==> run Z <==
## fir_filter
module fir_filter(
    input               		clk,
    input               		n_rst,
    input  		signed	[7:0] 	din,    
    output reg 	signed 	[7:0] 	dout 
);
clock: 8.79 ns
lec_check: 0
cap_margin: 15
cell_pad_in_sites_detail_placement: 0
core_aspect_ratio: 1.93
core_margin: 4
core_utilization: 24
cts_cluster_size: 66
gpl_timing_driven: 1
place_density: 0.44
slew_margin: 20
tns_end_percent: 10
run.sh (not shown) runs the stock make flow with config.mk's settings and CLKGATE_MAP_FILE=.
==> inputs of run X, as changes to run Z <==
==> flow/config.mk (replaced) <==
export PLATFORM = sky130hd
export DESIGN_NAME = fir_filter
export DESIGN_NICKNAME = fir_filter
export VERILOG_FILES = /design/flow/design.v
export SDC_FILE = /design/flow/constraint.sdc
export NUM_CORES = 4
export LEC_CHECK = 0
export ABC_AREA = 1
export CAP_MARGIN = 10
export CELL_PAD_IN_SITES_GLOBAL_PLACEMENT = 0
export CORE_ASPECT_RATIO = 0.53
export CORE_MARGIN = 10
export CORE_UTILIZATION = 40
export CTS_CLUSTER_SIZE = 82
export GPL_TIMING_DRIVEN = 1
export MIN_ROUTING_LAYER = met2
export SLEW_MARGIN = 35
==> flow/constraint.sdc (replaced) <==
create_clock -name core_clock -period 8.0 [get_ports {clk}]
set_input_delay 1.6000 -clock core_clock [delete_from_list [all_inputs] [get_ports {clk}]]
set_output_delay 1.6000 -clock core_clock [all_outputs]
set_load 0.01 [all_outputs]
==> inputs of run B, as changes to run Z <==
==> flow/config.mk (replaced) <==
export PLATFORM = sky130hd
export DESIGN_NAME = fir_filter
export DESIGN_NICKNAME = fir_filter
export VERILOG_FILES = /design/flow/design.v
export SDC_FILE = /design/flow/constraint.sdc
export NUM_CORES = 4
export LEC_CHECK = 0
export CAP_MARGIN = 20
export CORE_MARGIN = 2
export CORE_UTILIZATION = 72
export CTS_CLUSTER_SIZE = 24
export PLACE_DENSITY_LB_ADDON = 0.28
export SETUP_SLACK_MARGIN = 0.9
export SLEW_MARGIN = 40
==> flow/constraint.sdc (replaced) <==
create_clock -name core_clock -period 5.26 [get_ports {clk}]
set_input_delay 1.0520 -clock core_clock [delete_from_list [all_inputs] [get_ports {clk}]]
set_output_delay 1.0520 -clock core_clock [all_outputs]
set_load 0.01 [all_outputs]
==> summary of the runs <==
Run B reached the layout checks and failed them: setup timing. Run Z ran to the end with no violations. Run X finished with timing, DRC and antenna clean. The lowest via count belongs to run Z, the highest to run X. Clock-buffer cell count: run X is higher than run Z (1). Critical path depth: run X is higher than run Z (2). In run X the die area is smaller than in run Z, by 29%. The lowest global-route usage belongs to run Z, the highest to run B.
==> figures <==
Relative area of clock buffers and inverters in the final design: run X 0.0506; run Z 0.0550; run B 0.0440
Mux share: run X 0; run Z 0.00226; run B 0.00226
FA/HA/MAJ Cells, Area Fraction: run X 0.307; run Z 0.321; run B 0.321
Worst-case headroom to the max-slew limit: run X 0.456; run Z 0.414; run B 0.431
Global-route layer with the greatest usage: run X met3; run Z met2; run B met2
Crit path setup slack, layout: run X 2.39 ns; run Z 3.28 ns; run B -0.122 ns
Count of mapped cells out of synthesis: run X 1,628; run Z 1,382; run B 1,382
Outcome: run X complete, no violations; run Z complete, no violations; run B complete, but fails checks
Reasons for failing layout checks: run X -; run Z -; run B setup timing

---

==> branch ember: inputs <==
fir_filter again, from the RTL that the note above started with.
clock: 3.0 ns
lec_check: 0
abc_area: 1
cap_margin: 20
core_margin: 2
core_utilization: 72
cts_cluster_diameter: 337
cts_cluster_size: 98
place_density: 0.39
slew_margin: 20
tns_end_percent: 10
==> inputs of branch indigo, as changes to branch ember <==
ABC_AREA = not set   (was 1)
CELL_PAD_IN_SITES_DETAIL_PLACEMENT = 2   (was not set)
CORE_UTILIZATION = 40   (was 72)
CTS_CLUSTER_DIAMETER = not set   (was 337)
CTS_CLUSTER_SIZE = 56   (was 98)
MAX_ROUTING_LAYER = met4   (was not set)
PLACE_DENSITY = not set   (was 0.39)
SLEW_MARGIN = 5   (was 20)
TNS_END_PERCENT = not set   (was 10)
==> flow/constraint.sdc (replaced) <==
create_clock -name core_clock -period 6.0 [get_ports {clk}]
set_input_delay 1.2000 -clock core_clock [delete_from_list [all_inputs] [get_ports {clk}]]
set_output_delay 1.2000 -clock core_clock [all_outputs]
set_load 0.01 [all_outputs]
==> results <==
Branch indigo went through all stages and came out clean. Branch ember aborted during global routing, error GRT-0232.
Between branch indigo and branch ember, the lower synthesized cell count is in branch indigo (gap about 15%, measured against branch ember).
Against branch indigo, the synthesized area of branch ember is larger by about 4.5%.
Of branch indigo and branch ember, branch indigo has the higher die area (gap 70%, measured against branch ember).

---

==> inputs of trial 42 <==
Starting RTL as in the previous note.
Design fir_filter, start of the top module:
module fir_filter(
    input               		clk,
    input               		n_rst,
    input  		signed	[7:0] 	din,    
    output reg 	signed 	[7:0] 	dout 
);
localparam signed B0 = -24;
localparam signed B1 = -21;
localparam signed B2 =   0;
localparam signed B3 =  37;
localparam signed B4 =  80;
localparam signed B5 = 114;
localparam signed B6 = 127;
reg signed [7:0] din_d;
reg signed [7:0] din_d1;
reg signed [7:0] din_d2;
reg signed [7:0] din_d3;
reg signed [7:0] din_d4;
reg signed [7:0] din_d5;
reg signed [7:0] din_d6;
reg signed [7:0] din_d7;
reg signed [7:0] din_d8;
reg signed [7:0] din_d9;
reg signed [7:0] din_d10;
reg signed [7:0] din_d11;
reg signed [7:0] din_d12;
wire signed [8:0] sum_w0;
wire signed [8:0] sum_w1;
wire signed [8:0] sum_w2;
wire signed [8:0] sum_w3;
wire signed [8:0] sum_w4;
wire signed [8:0] sum_w5;
wire signed [8:0] sum_w6;
wire signed [16:0] mul_0;
wire signed [16:0] mul_1;
wire signed [16:0] mul_2;
wire signed [16:0] mul_3;
wire signed [16:0] mul_4;
wire signed [16:0] mul_5;
wire signed [16:0] mul_6;
reg signed [16:0] mul_0d;
reg signed [16:0] mul_1d;
reg signed [16:0] mul_2d;
reg signed [16:0] mul_3d;
reg signed [16:0] mul_4d;
reg signed [16:0] mul_5d;
reg signed [16:0] mul_6d;
wire signed [17:0] sum_w00;
  ...
make LEC_CHECK=0 CAP_MARGIN=30 CELL_PAD_IN_SITES_DETAIL_PLACEMENT=2 CORE_ASPECT_RATIO=1.82 CORE_MARGIN=2 CORE_UTILIZATION=40 CTS_CLUSTER_SIZE=34 GPL_TIMING_DRIVEN=0 MAX_ROUTING_LAYER=met4 MIN_ROUTING_LAYER=met2 PLACE_DENSITY_LB_ADDON=0.07 SLEW_MARGIN=5 finish   # period 6.0 ns
==> inputs of build 78, as changes to trial 42 <==
Settings changed: ABC_AREA from default to 1, CAP_MARGIN 30 to 35, CELL_PAD_IN_SITES_DETAIL_PLACEMENT 2 to default, CORE_ASPECT_RATIO 1.82 to default, CORE_UTILIZATION 40 to 72, CTS_CLUSTER_DIAMETER from default to 25, CTS_CLUSTER_SIZE 34 to 13, GPL_TIMING_DRIVEN 0 to default, MAX_ROUTING_LAYER met4 to default, MIN_ROUTING_LAYER met2 to default, PLACE_DENSITY_LB_ADDON 0.07 to 0.19, SETUP_SLACK_MARGIN from default to 1.07, SLEW_MARGIN 5 to 20.
==> flow/constraint.sdc (replaced) <==
create_clock -name core_clock -period 4.73 [get_ports {clk}]
set_input_delay 0.9460 -clock core_clock [delete_from_list [all_inputs] [get_ports {clk}]]
set_output_delay 0.9460 -clock core_clock [all_outputs]
set_load 0.01 [all_outputs]
==> impl_metrics.json <==
{
  "placed_cells": 1934,
  "num_rows": 55,
  "status": "stopped before the end",
  "stop_stage": "5_1_grt",
  "error_line": "[ERROR GRT-0116] Global routing finished with congestion. Check the congestion regions in the DRC Viewer.",
  "grt.met3_usage": 0.3966,
  "synthTopCellsByArea": "dfrtp_1 39%, ha_1 21%, fa_1 10%, inv_1 6.7%, xor2_1 4.9%"
}
# the run above: build 78

==> impl_metrics.json <==
{
  "grt.met3_usage": 0.2682,
  "status": "no timing/DRC/antenna violations",
  "synthTopCellsByArea": "dfrtp_1 41%, ha_1 22%, fa_1 10%, inv_1 6.0%, xnor2_1 5.0%",
  "placed_cells": 1909,
  "core_um2": 39890,
  "numSynthFlops": 263,
  "signal_buffers": 22
}
# the run above: trial 42


---

==> run a <==
Starting RTL as in the previous note.
make LEC_CHECK=0 ABC_AREA=1 CAP_MARGIN=20 CORE_ASPECT_RATIO=0.72 CORE_MARGIN=10 CORE_UTILIZATION=40 GPL_TIMING_DRIVEN=0 MIN_ROUTING_LAYER=met2 SLEW_MARGIN=35 finish   # period 6.0 ns
==> inputs of run b, as changes to run a <==
==> flow/config.mk (replaced) <==
export PLATFORM = sky130hd
export DESIGN_NAME = fir_filter
export DESIGN_NICKNAME = fir_filter
export VERILOG_FILES = /design/flow/design.v
export SDC_FILE = /design/flow/constraint.sdc
export NUM_CORES = 4
export LEC_CHECK = 0
export CAP_MARGIN = 20
export CORE_MARGIN = 2
export CORE_UTILIZATION = 72
export CTS_CLUSTER_SIZE = 100
export PLACE_DENSITY_LB_ADDON = 0.28
export SETUP_SLACK_MARGIN = 0.9
export SLEW_MARGIN = 20
export TNS_END_PERCENT = 5
==> flow/constraint.sdc (replaced) <==
create_clock -name core_clock -period 5.26 [get_ports {clk}]
set_input_delay 1.0520 -clock core_clock [delete_from_list [all_inputs] [get_ports {clk}]]
set_output_delay 1.0520 -clock core_clock [all_outputs]
set_load 0.01 [all_outputs]
==> inputs of run c, as changes to run a <==
--- a/flow/config.mk
+++ b/flow/config.mk
@@ -9,7 +9,7 @@
 export CAP_MARGIN = 20
-export CORE_ASPECT_RATIO = 0.72
-export CORE_MARGIN = 10
-export CORE_UTILIZATION = 40
-export GPL_TIMING_DRIVEN = 0
-export MIN_ROUTING_LAYER = met2
-export SLEW_MARGIN = 35
+export CORE_MARGIN = 2
+export CORE_UTILIZATION = 70
+export CTS_CLUSTER_SIZE = 51
+export PLACE_DENSITY_LB_ADDON = 0.14
+export SETUP_SLACK_MARGIN = 1.12
+export SLEW_MARGIN = 20
==> flow/constraint.sdc (replaced) <==
create_clock -name core_clock -period 3.9 [get_ports {clk}]
set_input_delay 0.7800 -clock core_clock [delete_from_list [all_inputs] [get_ports {clk}]]
set_output_delay 0.7800 -clock core_clock [all_outputs]
set_load 0.01 [all_outputs]
==> results <==
Result of the run: run c stopped before the end; run a complete, no violations; run b complete, no violations
Failing step: run c 5_1_grt; run a -; run b -
Synth Area in XOR/XNOR: run c 6.892%; run a 6.892%; run b 6.771%
Syn-to-layout area delta: run c -; run a 11.40%; run b 14.42%
Cells in synth_stat.txt: run c 1628; run a 1628; run b 1382
Non-clock inverters: run c -; run a 303; run b 255
R2r worst-path depth: run c -; run a 24; run b 21
Routed wire length: run c -; run a 32600 um; run b 36930 um
Final Hold Violating Endpoints: run c -; run a 0; run b 0
End of the worst hold path: run c -; run a din_d11[6]; run b sum_w02d[3]
Skew final: run c -; run a 0.01328 ns; run b 0.03631 ns
Critical path capture point: run c -; run a mul_1d[13]; run b mul_1d[13]
Reg-to-reg critical path endpoint: run c -; run a mul_1d[13]; run b mul_1d[13]
Final-layout fill cell count: run c -; run a 3913; run b 1007
Post-DRT Antenna Nets: run c -; run a 0; run b 0
Yosys top cell by instances: run c sky130_fd_sc_hd__inv_1; run a sky130_fd_sc_hd__inv_1; run b sky130_fd_sc_hd__ha_1

---

==> inputs of willow <==
==> flow/design.v <==
module fir_filter(
    input               		clk,
    input               		n_rst,
    input  		signed	[7:0] 	din,    
    output reg 	signed 	[7:0] 	dout 
);
localparam signed B0 = -24;
localparam signed B1 = -21;
localparam signed B2 =   0;
localparam signed B3 =  37;
localparam signed B4 =  80;
localparam signed B5 = 114;
localparam signed B6 = 127;
reg signed [7:0] din_d;
reg signed [7:0] din_d1;
reg signed [7:0] din_d2;
reg signed [7:0] din_d3;
reg signed [7:0] din_d4;
reg signed [7:0] din_d5;
reg signed [7:0] din_d6;
reg signed [7:0] din_d7;
reg signed [7:0] din_d8;
reg signed [7:0] din_d9;
reg signed [7:0] din_d10;
reg signed [7:0] din_d11;
reg signed [7:0] din_d12;
wire signed [8:0] sum_w0;
wire signed [8:0] sum_w1;
wire signed [8:0] sum_w2;
wire signed [8:0] sum_w3;
wire signed [8:0] sum_w4;
wire signed [8:0] sum_w5;
wire signed [8:0] sum_w6;
wire signed [16:0] mul_0;
wire signed [16:0] mul_1;
wire signed [16:0] mul_2;
wire signed [16:0] mul_3;
wire signed [16:0] mul_4;
wire signed [16:0] mul_5;
wire signed [16:0] mul_6;
reg signed [16:0] mul_0d;
reg signed [16:0] mul_1d;
reg signed [16:0] mul_2d;
reg signed [16:0] mul_3d;
reg signed [16:0] mul_4d;
reg signed [16:0] mul_5d;
reg signed [16:0] mul_6d;
wire signed [17:0] sum_w00;
wire signed [17:0] sum_w01;
wire signed [17:0] sum_w02;
wire signed [17:0] sum_w03;
reg signed [17:0] sum_w00d;
reg signed [17:0] sum_w01d;
reg signed [17:0] sum_w02d;
reg signed [17:0] sum_w03d;
wire signed [18:0] sum_w000;
wire signed [18:0] sum_w001;
wire signed [19:0] sum_all;
wire signed [7:0] sum_finish;
always @(posedge clk or negedge n_rst) begin
	if (!n_rst) begin 
		din_d <= 8'h0;
	end
	else begin 
		din_d <= din;
	end
end
always @(posedge clk or negedge n_rst) begin
    if (!n_rst) begin 
        dout <= 8'sd0;
	end
    else begin 
        dout <= sum_finish;
	end
end
always @(posedge clk or negedge n_rst) begin
    if (!n_rst) begin
        din_d1  <= 8'sd0; 
        din_d2  <= 8'sd0; 
        din_d3  <= 8'sd0; 
        din_d4  <= 8'sd0;
        din_d5  <= 8'sd0; 
        din_d6  <= 8'sd0; 
        din_d7  <= 8'sd0; 
        din_d8  <= 8'sd0;
        din_d9  <= 8'sd0; 
        din_d10 <= 8'sd0; 
        din_d11 <= 8'sd0; 
        din_d12 <= 8'sd0;
    end else begin
        din_d1  <= din_d;
        din_d2  <= din_d1;
        din_d3  <= din_d2;
        din_d4  <= din_d3;
        din_d5  <= din_d4;
        din_d6  <= din_d5;
        din_d7  <= din_d6;
        din_d8  <= din_d7;
        din_d9  <= din_d8;
        din_d10 <= din_d9;
        din_d11 <= din_d10;
        din_d12 <= din_d11;
    end
end
assign sum_w0 = $signed(din_d) + $signed(din_d12);
assign sum_w1 = $signed(din_d1) + $signed(din_d11);
assign sum_w2 = $signed(din_d2) + $signed(din_d10);
assign sum_w3 = $signed(din_d3) + $signed(din_d9);
assign sum_w4 = $signed(din_d4) + $signed(din_d8);
assign sum_w5 = $signed(din_d5) + $signed(din_d7);
assign sum_w6 = {din_d6[7], din_d6};   
assign mul_0 = $signed(B0) * $signed(sum_w0);
assign mul_1 = $signed(B1) * $signed(sum_w1);
assign mul_2 = $signed(B2) * $signed(sum_w2);
assign mul_3 = $signed(B3) * $signed(sum_w3);
assign mul_4 = $signed(B4) * $signed(sum_w4);
assign mul_5 = $signed(B5) * $signed(sum_w5);
assign mul_6 = $signed(B6) * $signed(sum_w6);
always @(posedge clk or negedge n_rst) begin
    if (!n_rst) begin 
        mul_0d <= 17'sd0;
        mul_1d <= 17'sd0;
        mul_2d <= 17'sd0;
        mul_3d <= 17'sd0;
        mul_4d <= 17'sd0;
        mul_5d <= 17'sd0;
        mul_6d <= 17'sd0;
    end 
	else begin 
        mul_0d <= mul_0;
        mul_1d <= mul_1;
        mul_2d <= mul_2;
        mul_3d <= mul_3;
        mul_4d <= mul_4;
        mul_5d <= mul_5;
        mul_6d <= mul_6;
    end
end
assign sum_w00 = $signed(mul_0d) + $signed(mul_1d); 
assign sum_w01 = $signed(mul_2d) + $signed(mul_3d); 
assign sum_w02 = $signed(mul_4d) + $signed(mul_5d);
assign sum_w03 = $signed(mul_6d);
always @(posedge clk or negedge n_rst) begin
    if (!n_rst) begin
        sum_w00d <= 18'sd0;
        sum_w01d <= 18'sd0;
        sum_w02d <= 18'sd0;
        sum_w03d <= 18'sd0;
    end 
	else begin
        sum_w00d <= sum_w00;
        sum_w01d <= sum_w01;
        sum_w02d <= sum_w02;
        sum_w03d <= sum_w03;
    end
end
assign sum_w000 = $signed(sum_w00d) + $signed(sum_w01d); 
assign sum_w001 = $signed(sum_w02d) + $signed(sum_w03d);
assign sum_all = $signed(sum_w000) + $signed(sum_w001);
assign sum_finish =	((sum_all[19]) && (sum_all[18:16] != 3'b111))? 8'h81 : 
 					((!sum_all[19]) && (sum_all[18:16] != 3'b000))? 8'h7F : sum_all[16:9];
endmodule
==> flow/run.sh <==
#!/bin/bash
# the make line also repeats each setting of config.mk as NAME=value (left out here)
make -C /OpenROAD-flow-scripts/flow DESIGN_CONFIG=/design/flow/config.mk WORK_HOME=/design/flow/orfs CLKGATE_MAP_FILE= finish
==> flow/config.mk <==
export PLATFORM = sky130hd
export DESIGN_NAME = fir_filter
export DESIGN_NICKNAME = fir_filter
export VERILOG_FILES = /design/flow/design.v
export SDC_FILE = /design/flow/constraint.sdc
export NUM_CORES = 4
export LEC_CHECK = 0
export CAP_MARGIN = 30
export CELL_PAD_IN_SITES_DETAIL_PLACEMENT = 1
export CORE_ASPECT_RATIO = 1.82
export CORE_MARGIN = 9
export CORE_UTILIZATION = 40
export CTS_CLUSTER_SIZE = 34
export GPL_ROUTABILITY_DRIVEN = 0
export GPL_TIMING_DRIVEN = 1
export MAX_ROUTING_LAYER = met4
export MIN_ROUTING_LAYER = met1
export PLACE_DENSITY_LB_ADDON = 0.07
export SLEW_MARGIN = 25
==> flow/constraint.sdc <==
create_clock -name core_clock -period 6.0 [get_ports {clk}]
set_input_delay 1.2000 -clock core_clock [delete_from_list [all_inputs] [get_ports {clk}]]
set_output_delay 1.2000 -clock core_clock [all_outputs]
set_load 0.01 [all_outputs]
==> nickel (differences from willow) <==
ABC_AREA = 1   (was not set)
CAP_MARGIN = 15   (was 30)
CELL_PAD_IN_SITES_GLOBAL_PLACEMENT = 3   (was not set)
CORE_ASPECT_RATIO = 1.01   (was 1.82)
CORE_MARGIN = 6   (was 9)
CORE_UTILIZATION = 66   (was 40)
CTS_CLUSTER_DIAMETER = 191   (was not set)
CTS_CLUSTER_SIZE = 48   (was 34)
GPL_ROUTABILITY_DRIVEN = not set   (was 0)
PLACE_DENSITY_LB_ADDON = 0.2   (was 0.07)
SETUP_SLACK_MARGIN = 2.7   (was not set)
SLEW_MARGIN = 5   (was 25)
TNS_END_PERCENT = 20   (was not set)
==> flow/constraint.sdc (replaced) <==
create_clock -name core_clock -period 9.52 [get_ports {clk}]
set_input_delay 1.9040 -clock core_clock [delete_from_list [all_inputs] [get_ports {clk}]]
set_output_delay 1.9040 -clock core_clock [all_outputs]
set_load 0.01 [all_outputs]
==> harbor (differences from willow) <==
ABC_AREA = 1   (was not set)
CAP_MARGIN = 20   (was 30)
CELL_PAD_IN_SITES_DETAIL_PLACEMENT = not set   (was 1)
CORE_ASPECT_RATIO = not set   (was 1.82)
CORE_MARGIN = 2   (was 9)
CORE_UTILIZATION = 72   (was 40)
CTS_CLUSTER_DIAMETER = 27   (was not set)
CTS_CLUSTER_SIZE = not set   (was 34)
GPL_ROUTABILITY_DRIVEN = not set   (was 0)
GPL_TIMING_DRIVEN = not set   (was 1)
MAX_ROUTING_LAYER = not set   (was met4)
MIN_ROUTING_LAYER = not set   (was met1)
PLACE_DENSITY = 0.36   (was not set)
PLACE_DENSITY_LB_ADDON = not set   (was 0.07)
SETUP_SLACK_MARGIN = 1.13   (was not set)
SLEW_MARGIN = 20   (was 25)
==> flow/constraint.sdc (replaced) <==
create_clock -name core_clock -period 4.64 [get_ports {clk}]
set_input_delay 0.9280 -clock core_clock [delete_from_list [all_inputs] [get_ports {clk}]]
set_output_delay 0.9280 -clock core_clock [all_outputs]
set_load 0.01 [all_outputs]
==> raven (differences from willow) <==
ABC_AREA = 1   (was not set)
CELL_PAD_IN_SITES_DETAIL_PLACEMENT = not set   (was 1)
CELL_PAD_IN_SITES_GLOBAL_PLACEMENT = 0   (was not set)
CORE_ASPECT_RATIO = 0.63   (was 1.82)
CORE_MARGIN = 10   (was 9)
CTS_CLUSTER_SIZE = 63   (was 34)
GPL_ROUTABILITY_DRIVEN = not set   (was 0)
GPL_TIMING_DRIVEN = 0   (was 1)
MAX_ROUTING_LAYER = not set   (was met4)
PLACE_DENSITY_LB_ADDON = not set   (was 0.07)
SLEW_MARGIN = 35   (was 25)
==> notes <==
Of willow and raven, willow has the higher non-clock buffer count (gap 2). Global-route usage: willow is higher than raven (3.3 points). Between willow and raven, the lower hold slack is in raven (gap 0.0041 ns). Fmax: willow is smaller than raven (about 3%). raven went through all stages and came out clean. nickel never finished: it broke off in 3_1_place_gp_skip_io. harbor died in 4_1_cts with DPL-0033. willow ran to the end with no violations.
